==> flow/design.v (excerpt) <==
module usb_top_level(
    input logic clk,
    input logic n_rst,
    input logic hsel,
    input logic [3:0] haddr,
    input logic [1:0] htrans,
    input logic  [1:0] hsize,
    input logic hwrite,
    input logic [31:0] hwdata,
    output logic [31:0] hrdata,
    output logic hresp,
    output logic hready,
    output logic d_mode,
    input logic d_plus_in,
    input logic d_minus_in,
    output logic d_plus_out,
    output logic d_minus_out,
    output logic [6:0] buffer_occupancy,
    output logic get_rx_data,
    output logic [3:0] tx_packet,
    output logic tx_transfer_active
);
Size: ~4,700 cells after synthesis, about 41,000 um2 of cells after synthesis.
make LEC_CHECK=0 ABC_AREA=0 CAP_MARGIN=40 CORE_ASPECT_RATIO=1.22 CORE_MARGIN=2 CORE_UTILIZATION=72 CTS_CLUSTER_SIZE=20 GPL_ROUTABILITY_DRIVEN=1 GPL_TIMING_DRIVEN=1 PLACE_DENSITY_LB_ADDON=0.25 SETUP_SLACK_MARGIN=0.2 SLEW_MARGIN=30 finish   # period 3.85 ns
run.sh (not shown) runs the stock make flow with config.mk's settings and CLKGATE_MAP_FILE=.
The first run did not get past global routing (5_1_grt) (GRT-0116).
==> next run, changes <==
Settings changed: ABC_AREA 0 to 1, CAP_MARGIN 40 to 15, CORE_ASPECT_RATIO 1.22 to 1.05, CORE_UTILIZATION 72 to 70, CTS_CLUSTER_DIAMETER set to 345, PLACE_DENSITY_LB_ADDON 0.25 to unset, SETUP_SLACK_MARGIN 0.2 to 0.51.
Clock period 3.85 ns to 3.71 ns, I/O delays scaled along.
=> With this change the flow went through all stages and came out clean. Synthesized cell count is higher by about a fifth. Die size is higher by a little under a tenth. Synthesized area is higher by a few percent.
==> next run, changes <==
Settings changed: ABC_AREA 1 to unset, CAP_MARGIN 15 to 20, CORE_ASPECT_RATIO 1.05 to unset, CTS_CLUSTER_DIAMETER 345 to unset, GPL_ROUTABILITY_DRIVEN 1 to unset, GPL_TIMING_DRIVEN 1 to unset, SETUP_SLACK_MARGIN 0.51 to 1.33, SLEW_MARGIN 30 to 20.
Clock period 3.71 ns to 4.84 ns, I/O delays scaled along.
What happened:
- The new run failed in global routing (5_1_grt)
- synthesized cell count drops by 16%
- synthesized area drops by 4.1%
- die area drops by 4.0%
==> next run, changes <==
Settings changed: CORE_UTILIZATION 70 to 57, CTS_CLUSTER_SIZE 20 to unset, SETUP_SLACK_MARGIN 1.33 to unset.
Clock period 4.84 ns to 4.52 ns, I/O delays scaled along.
Outcome: Now the flow ran to the end with no violations. Synthesized area stays the same. Synthesized cell count is unchanged. Die area rises by 22%.

========
usb_top_level again, from the RTL that the note above started with.
clock: 3.7 ns
lec_check: 0
cap_margin: 0
core_margin: 2
core_utilization: 66
hold_slack_margin: 0.29
setup_slack_margin: 0.1
slew_margin: 20
The first run produced a layout that fails on setup timing.
Next try:
- CAP_MARGIN: 0 -> 20
- CORE_UTILIZATION: 66 -> 72
- CTS_CLUSTER_DIAMETER: unset -> 355
- CTS_CLUSTER_SIZE: unset -> 20
- HOLD_SLACK_MARGIN: 0.29 -> unset
- PLACE_DENSITY_LB_ADDON: unset -> 0.22
- SETUP_SLACK_MARGIN: 0.1 -> 1.1
The changed run stopped in 5_1_grt (GRT-0232).
Synthesized area does not change.
Synthesized cell count does not change.
Die size shrinks by a little under a tenth.
Next try:
- CTS_CLUSTER_DIAMETER: 355 -> unset
- CTS_CLUSTER_SIZE: 20 -> unset
- PLACE_DENSITY_LB_ADDON: 0.22 -> unset
- SETUP_SLACK_MARGIN: 1.1 -> 0.14
The new run aborted during 5_1_grt.
Die size is unchanged.
Synthesized cell count is unchanged.
Area after synthesis is unchanged.
Next try:
- CORE_UTILIZATION: 72 -> 61
- SETUP_SLACK_MARGIN: 0.14 -> unset
- clock period: 3.7 -> 5.41 ns (I/O delays scaled with it)
Effect:
- The changed run ran to the end with no violations
- die size is higher by 18%
- area after synthesis is unchanged
- synthesized cell count stays the same
Next try:
- CELL_PAD_IN_SITES_DETAIL_PLACEMENT: unset -> 1
- CELL_PAD_IN_SITES_GLOBAL_PLACEMENT: unset -> 0
- CORE_UTILIZATION: 61 -> 39
- CTS_CLUSTER_DIAMETER: unset -> 170
- GPL_ROUTABILITY_DRIVEN: unset -> 0
- GPL_TIMING_DRIVEN: unset -> 0
- MAX_ROUTING_LAYER: unset -> met4
- MIN_ROUTING_LAYER: unset -> met2
- PLACE_DENSITY: unset -> 0.93
- SETUP_SLACK_MARGIN: unset -> 0.55
- TNS_END_PERCENT: unset -> 35
The new run did not get past 5_1_grt.
Synthesized area is unchanged.
Synthesized cell count stays the same.
Die area rises by 55%.

========
usb_top_level again, from the RTL that the note above started with.
// usb_top_level
module usb_top_level(
    input logic clk,
    input logic n_rst,
    input logic hsel,
    input logic [3:0] haddr,
    input logic [1:0] htrans,
    input logic  [1:0] hsize,
    input logic hwrite,
    input logic [31:0] hwdata,
    output logic [31:0] hrdata,
    output logic hresp,
    output logic hready,
    output logic d_mode,
    input logic d_plus_in,
    input logic d_minus_in,
    output logic d_plus_out,
    output logic d_minus_out,
    output logic [6:0] buffer_occupancy,
    output logic get_rx_data,
    output logic [3:0] tx_packet,
    output logic tx_transfer_active
);
export LEC_CHECK = 0
export CAP_MARGIN = 20
export CORE_MARGIN = 2
export CORE_UTILIZATION = 66
export SETUP_SLACK_MARGIN = 1.17
export SLEW_MARGIN = 20
export TNS_END_PERCENT = 5
create_clock -name core_clock -period 4.73 [get_ports {clk}]
The first run passed the timing, DRC and antenna checks.
Rerun with:
Settings changed: CORE_UTILIZATION 66 to 45, SETUP_SLACK_MARGIN 1.17 to default, TNS_END_PERCENT 5 to default.
Clock period 4.73 ns to 10.0 ns, I/O delays scaled along.
After rerunning: Routed wire length stays flat; area after synthesis does not change; setup slack gains 2.7 ns; die area came out higher by 46%; sequential share of layout area came out higher by 0.65 points; global-route usage is lower by 16 points; utilization is lower by 25 points.
Rerun with:
Settings changed: CORE_UTILIZATION 45 to 64, CTS_CLUSTER_SIZE from default to 100.
Clock period 10.0 ns to 7.23 ns, I/O delays scaled along.
Effect: Synthesized cell count does not change. Design area falls by 0.44%. Core utilization rose by 21 points. Via count grows by about 4.6%. Setup slack is worse by 2.1 ns. Power is higher by 41%.
Rerun with:
Settings changed: CORE_UTILIZATION 64 to 59, CTS_CLUSTER_SIZE 100 to default.
Clock period 7.23 ns to 3.91 ns, I/O delays scaled along.
Effect:
- With this change the flow ran to the end with violations: setup timing
- die size increases by 8.3%
- power came out higher by 87%
- critical path depth went up by 5
- cell count climbs by 5.9%
- worst setup slack got worse by 1.4 ns
- count of clock-buffer cells in the layout came out higher by 24
- core utilization went down by 2.4 points
- combinational power is higher by 120%
- via count rises by 1.5%
- clock power climbs by 70%
- synthesized cell count stays the same
Rerun with:
Settings changed: CORE_UTILIZATION 59 to 68, CTS_CLUSTER_SIZE from default to 50.
Clock period 3.91 ns to 7.61 ns, I/O delays scaled along.
Result: With this change the flow finished clean; first-iteration DRC count rose by 19%; design area fell by 6.1%; routed wire length fell by 2.7%; register-to-register slack gains 2.6 ns; worst hold slack gains 0.29 ns; via count rose by 0.92%.

========
Starting RTL as in the previous note.
==> flow/design.v (excerpt) <==
module usb_top_level(
    input logic clk,
    input logic n_rst,
    input logic hsel,
    input logic [3:0] haddr,
    input logic [1:0] htrans,
    input logic  [1:0] hsize,
    input logic hwrite,
    input logic [31:0] hwdata,
    output logic [31:0] hrdata,
    output logic hresp,
    output logic hready,
    output logic d_mode,
    input logic d_plus_in,
    input logic d_minus_in,
    output logic d_plus_out,
    output logic d_minus_out,
    output logic [6:0] buffer_occupancy,
    output logic get_rx_data,
    output logic [3:0] tx_packet,
    output logic tx_transfer_active
);
==> flow/config.mk <==
export PLATFORM = sky130hd
export DESIGN_NAME = usb_top_level
export DESIGN_NICKNAME = usb_top_level
export VERILOG_FILES = /design/flow/design.v
export SDC_FILE = /design/flow/constraint.sdc
export NUM_CORES = 4
export LEC_CHECK = 0
export ABC_AREA = 0
export CAP_MARGIN = 15
export CORE_ASPECT_RATIO = 1.22
export CORE_MARGIN = 2
export CORE_UTILIZATION = 70
export CTS_CLUSTER_DIAMETER = 345
export CTS_CLUSTER_SIZE = 20
export GPL_ROUTABILITY_DRIVEN = 1
export GPL_TIMING_DRIVEN = 1
export SETUP_SLACK_MARGIN = 0.51
export SLEW_MARGIN = 30
==> flow/constraint.sdc <==
create_clock -name core_clock -period 3.83 [get_ports {clk}]
set_input_delay 0.7660 -clock core_clock [delete_from_list [all_inputs] [get_ports {clk}]]
set_output_delay 0.7660 -clock core_clock [all_outputs]
set_load 0.01 [all_outputs]
The first run finished with setup timing left.
Edit:
==> flow/config.mk (replaced) <==
export PLATFORM = sky130hd
export DESIGN_NAME = usb_top_level
export DESIGN_NICKNAME = usb_top_level
export VERILOG_FILES = /design/flow/design.v
export SDC_FILE = /design/flow/constraint.sdc
export NUM_CORES = 4
export LEC_CHECK = 0
export CAP_MARGIN = 20
export CORE_MARGIN = 2
export CORE_UTILIZATION = 44
export SLEW_MARGIN = 20
==> flow/constraint.sdc (replaced) <==
create_clock -name core_clock -period 12.0 [get_ports {clk}]
set_input_delay 2.4000 -clock core_clock [delete_from_list [all_inputs] [get_ports {clk}]]
set_output_delay 2.4000 -clock core_clock [all_outputs]
set_load 0.01 [all_outputs]
What happened: Now the flow passed the timing, DRC and antenna checks. Design area decreases by 4.0%. Worst setup slack improved by 5.3 ns. Total power decreases by 67%. Core utilization decreases by 33 points. Global-route usage decreases by 25 points.
Edit:
--- a/flow/config.mk
+++ b/flow/config.mk
@@ -9,3 +9,3 @@
 export CORE_MARGIN = 2
-export CORE_UTILIZATION = 44
+export CORE_UTILIZATION = 45
 export SLEW_MARGIN = 20
==> flow/constraint.sdc (replaced) <==
create_clock -name core_clock -period 4.09 [get_ports {clk}]
set_input_delay 0.8180 -clock core_clock [delete_from_list [all_inputs] [get_ports {clk}]]
set_output_delay 0.8180 -clock core_clock [all_outputs]
set_load 0.01 [all_outputs]
Effect:
- die area falls by 2.2%
- cell area rises by 5.1%
- clock-buffer cell count falls by 5
- combinational power rises to 3.3 times its value
- hold slack is worse by 0.23 ns
- sequential cell count does not change
- worst setup slack is worse by 5.0 ns
- register-to-register slack is worse by 6.9 ns
- utilization rises by 3.6 points
Edit:
==> flow/constraint.sdc (replaced) <==
create_clock -name core_clock -period 6.66 [get_ports {clk}]
set_input_delay 1.3320 -clock core_clock [delete_from_list [all_inputs] [get_ports {clk}]]
set_output_delay 1.3320 -clock core_clock [all_outputs]
set_load 0.01 [all_outputs]
What happened:
- power goes down by 40%
- via count is lower by 3.0%
- cell count went down by 4.2%
- first-iteration DRC count stays the same

========
job 101:
usb_top_level again, from the RTL that the note above started with.
## usb_top_level
module usb_top_level(
    input logic clk,
    input logic n_rst,
    input logic hsel,
    input logic [3:0] haddr,
    input logic [1:0] htrans,
    input logic  [1:0] hsize,
    input logic hwrite,
    input logic [31:0] hwdata,
    output logic [31:0] hrdata,
    output logic hresp,
    output logic hready,
    output logic d_mode,
    input logic d_plus_in,
    input logic d_minus_in,
    output logic d_plus_out,
    output logic d_minus_out,
    output logic [6:0] buffer_occupancy,
    output logic get_rx_data,
    output logic [3:0] tx_packet,
    output logic tx_transfer_active
);
export LEC_CHECK = 0
export CAP_MARGIN = 20
export CELL_PAD_IN_SITES_GLOBAL_PLACEMENT = 2
export CORE_MARGIN = 2
export CORE_UTILIZATION = 45
export CTS_CLUSTER_DIAMETER = 170
export GPL_ROUTABILITY_DRIVEN = 0
export MAX_ROUTING_LAYER = met4
export SETUP_SLACK_MARGIN = 0.55
export SLEW_MARGIN = 20
export TNS_END_PERCENT = 35
create_clock -name core_clock -period 5.41 [get_ports {clk}]
--- input diff job 101..job 102 ---
Settings: removing SETUP_SLACK_MARGIN (formerly 0.55); removing MAX_ROUTING_LAYER (formerly met4); changing CORE_UTILIZATION from 45 to 44; removing GPL_ROUTABILITY_DRIVEN (formerly 0); removing CELL_PAD_IN_SITES_GLOBAL_PLACEMENT (formerly 2); removing CTS_CLUSTER_DIAMETER (formerly 170); removing TNS_END_PERCENT (formerly 35); changing the clock period (ns, I/O delays scaled along) from 5.41 to 11.3.
Compared with job 101, job 102 shows a global routing usage on met1 that is 2.9 points lower.
The total design power number comes out higher for job 101 vs job 102.
For the flip-flop and latch power, job 102 came in about 50% lower than job 101 did.
Job 102 against job 101: routed wire length has decreased, share of total power in combinational logic moved down, peak supply drop lower, relative area change from synthesis to final layout went down, power density over the cells shows a reduction of 52%.
Clock network contribution to total cell area for job 102: 0.27 points up relative to job 101
Final cell count without fillers, job 102 vs job 101: down slightly
#### Input delta (job 103 over job 102)
Settings: putting SETUP_SLACK_MARGIN at 1.33 where nothing was set; swapping 44 for 66 in CORE_UTILIZATION; swapping 11.3 for 5.34 in the clock period (ns, I/O delays scaled along).
==> comparison <==
Where final hold slack is concerned, job 102 is outperformed by job 103.
Job 103 against job 102: total power increased by about 110% relative to the old numbers; maximum buffer depth of the clock tree barely changed; depth of the most critical reg-to-reg path went up.
For job 102, the most crowded layer after global routing was met1, unlike job 103, where it was met2.
In the final design statistics, job 103 uses fewer standard cells in total than job 102.
When job 103 is set beside job 102, its final cycle utilization of the critical path turns out to be 21 points larger.
The higher area added between synthesis and finish of job 103 and job 102 is in job 103.
Looking at combinational group share of total power across job 103 and job 102, the one that comes out lower is job 102.
Here is what was changed in the inputs of job 104 compared with job 103.
Settings: SETUP_SLACK_MARGIN no longer set, was 1.33; ABC_AREA now 1, previously not set; CORE_UTILIZATION now 63, was 66; the clock period (ns, I/O delays scaled along) now 4.4, was 5.34.
Results
Between job 103 and job 104, the flow reports power per cell area increasing by a little under 10%.
Going from job 103 to job 104, the register-to-register slack was found to have gone down by 450 ps.
Job 104: worst setup slack is 720 ps lower than what job 103 reported.
Measured against each other, job 103 and job 104 differ in power dissipated by switching net loads, the lower figure coming from job 103.
Job 104 against job 103: chip area from the yosys synthesis statistics +about 4.3%; non-clock buffer contribution to total cell area -1.3 points.
Sort job 103 and job 104 by via density per instance, descending, and job 103 comes first.
Cmp job 103 and job 104 / sequential cell fraction of total power / higher: job 104
Between job 103 and job 104, the flow reports total power after layout increasing by more than 10%.

========
wip/willow:
Starting RTL as in the previous note.
Settings: LEC_CHECK=0, ABC_AREA=1, CAP_MARGIN=40, CORE_ASPECT_RATIO=0.52, CORE_MARGIN=2, CORE_UTILIZATION=40, CTS_CLUSTER_SIZE=70, GPL_ROUTABILITY_DRIVEN=0, GPL_TIMING_DRIVEN=1, HOLD_SLACK_MARGIN=0.04, MAX_ROUTING_LAYER=met4, PLACE_DENSITY_LB_ADDON=0.29, SETUP_SLACK_MARGIN=0.19, SLEW_MARGIN=40, TNS_END_PERCENT=10; clock period 3.92 ns.
Changes in wip/fjord relative to wip/willow:
- GPL_ROUTABILITY_DRIVEN removed (was 0)
- CORE_MARGIN changed from 2 to 5
- GPL_TIMING_DRIVEN changed from 1 to 0
- ABC_AREA removed (was 1)
- CAP_MARGIN changed from 40 to 20
- CTS_CLUSTER_SIZE changed from 70 to 86
- CORE_ASPECT_RATIO removed (was 0.52)
- MAX_ROUTING_LAYER removed (was met4)
- HOLD_SLACK_MARGIN removed (was 0.04)
- SLEW_MARGIN changed from 40 to 20
- SETUP_SLACK_MARGIN removed (was 0.19)
- the clock period (ns, I/O delays scaled along) changed from 3.92 to 10.0
[summary]
Combined global-route utilization of all metal layers in wip/fjord is 5.7 points above wip/willow. Routed wire length in wip/fjord is 37000 um above wip/willow. Setup fix buffers added after clock tree synthesis (wip/fjord over wip/willow): decrease, 3. Actual slew at the worst max-slew pin: wip/fjord vs wip/willow up 0.40 ns. wip/willow → wip/fjord: floorplan core density comparable, vias after detailed routing decreased by 602 relative to the old numbers, critical path's largest stage delay rose by 0.14 ns. Compared to wip/willow, wip/fjord shows a wider setup margin. NOTE: sum of routed wire segments on met1 in wip/fjord exceeds that of wip/willow. Between wip/fjord and wip/willow, it is wip/fjord whose data arrival time at the worst-slack endpoint is higher, by 1.86 ns. Cmp wip/willow and wip/fjord / portion of the layout cell area used by non-clock buffers / higher: wip/fjord.
#### Input delta (wip/indigo over wip/fjord)
- GPL_TIMING_DRIVEN removed (was 0)
- TNS_END_PERCENT removed (was 10)
- PLACE_DENSITY_LB_ADDON removed (was 0.29)
==> comparison <==
A cell type of the slowest stage on the worst timing path of nor3b_1 is what wip/indigo shows, while clkdlybuf4s50_1 belongs to wip/fjord. Lower cell area among wip/fjord and wip/indigo: wip/indigo. Diff wip/fjord -> wip/indigo: sequential share of layout area up 0.82 points; top achievable clock speed up about 2.4%; routed wire length on met2 down about 17%; relative slew slack up 4.3 points; area used by multi-input combinational logic up 1.2%. In the flow results for wip/fjord and wip/indigo, the clock network fraction of total power is larger on wip/indigo. wip/indigo: PASS, flow complete, no timing, DRC or antenna violations. wip/indigo: met3 usage in global routing 7.9 points below wip/fjord. Diff wip/fjord -> wip/indigo | count of non-filler cells in the finished layout | decrease of 311. Summary — wire length, wip/indigo relative to wip/fjord: lower, by 24%. wip/indigo -> wip/fjord: yosys stat chip area delta 0, exact match.
--- input diff wip/indigo..wip/garnet ---
- a change of CORE_UTILIZATION from 40 to 53
- a change of CORE_MARGIN from 5 to 2
- a deleted CTS_CLUSTER_SIZE that had been 86
- a change of the clock period (ns, I/O delays scaled along) from 10.0 to 6.66
## What came out
When wip/garnet is measured against wip/indigo, its wire length turns out about 1.7% lower.
Standard cell with the maximum stage delay on the critical path = clkdlybuf4s50_1: wip/garnet; standard cell with the maximum stage delay on the critical path = nor3b_1: wip/indigo
Floorplan die area improves in wip/garnet relative to wip/indigo.
Looking at fraction of area in non-clock buffers, wip/garnet sits above wip/indigo.
No activity file was given, so power comes from the tool's default toggle rates.
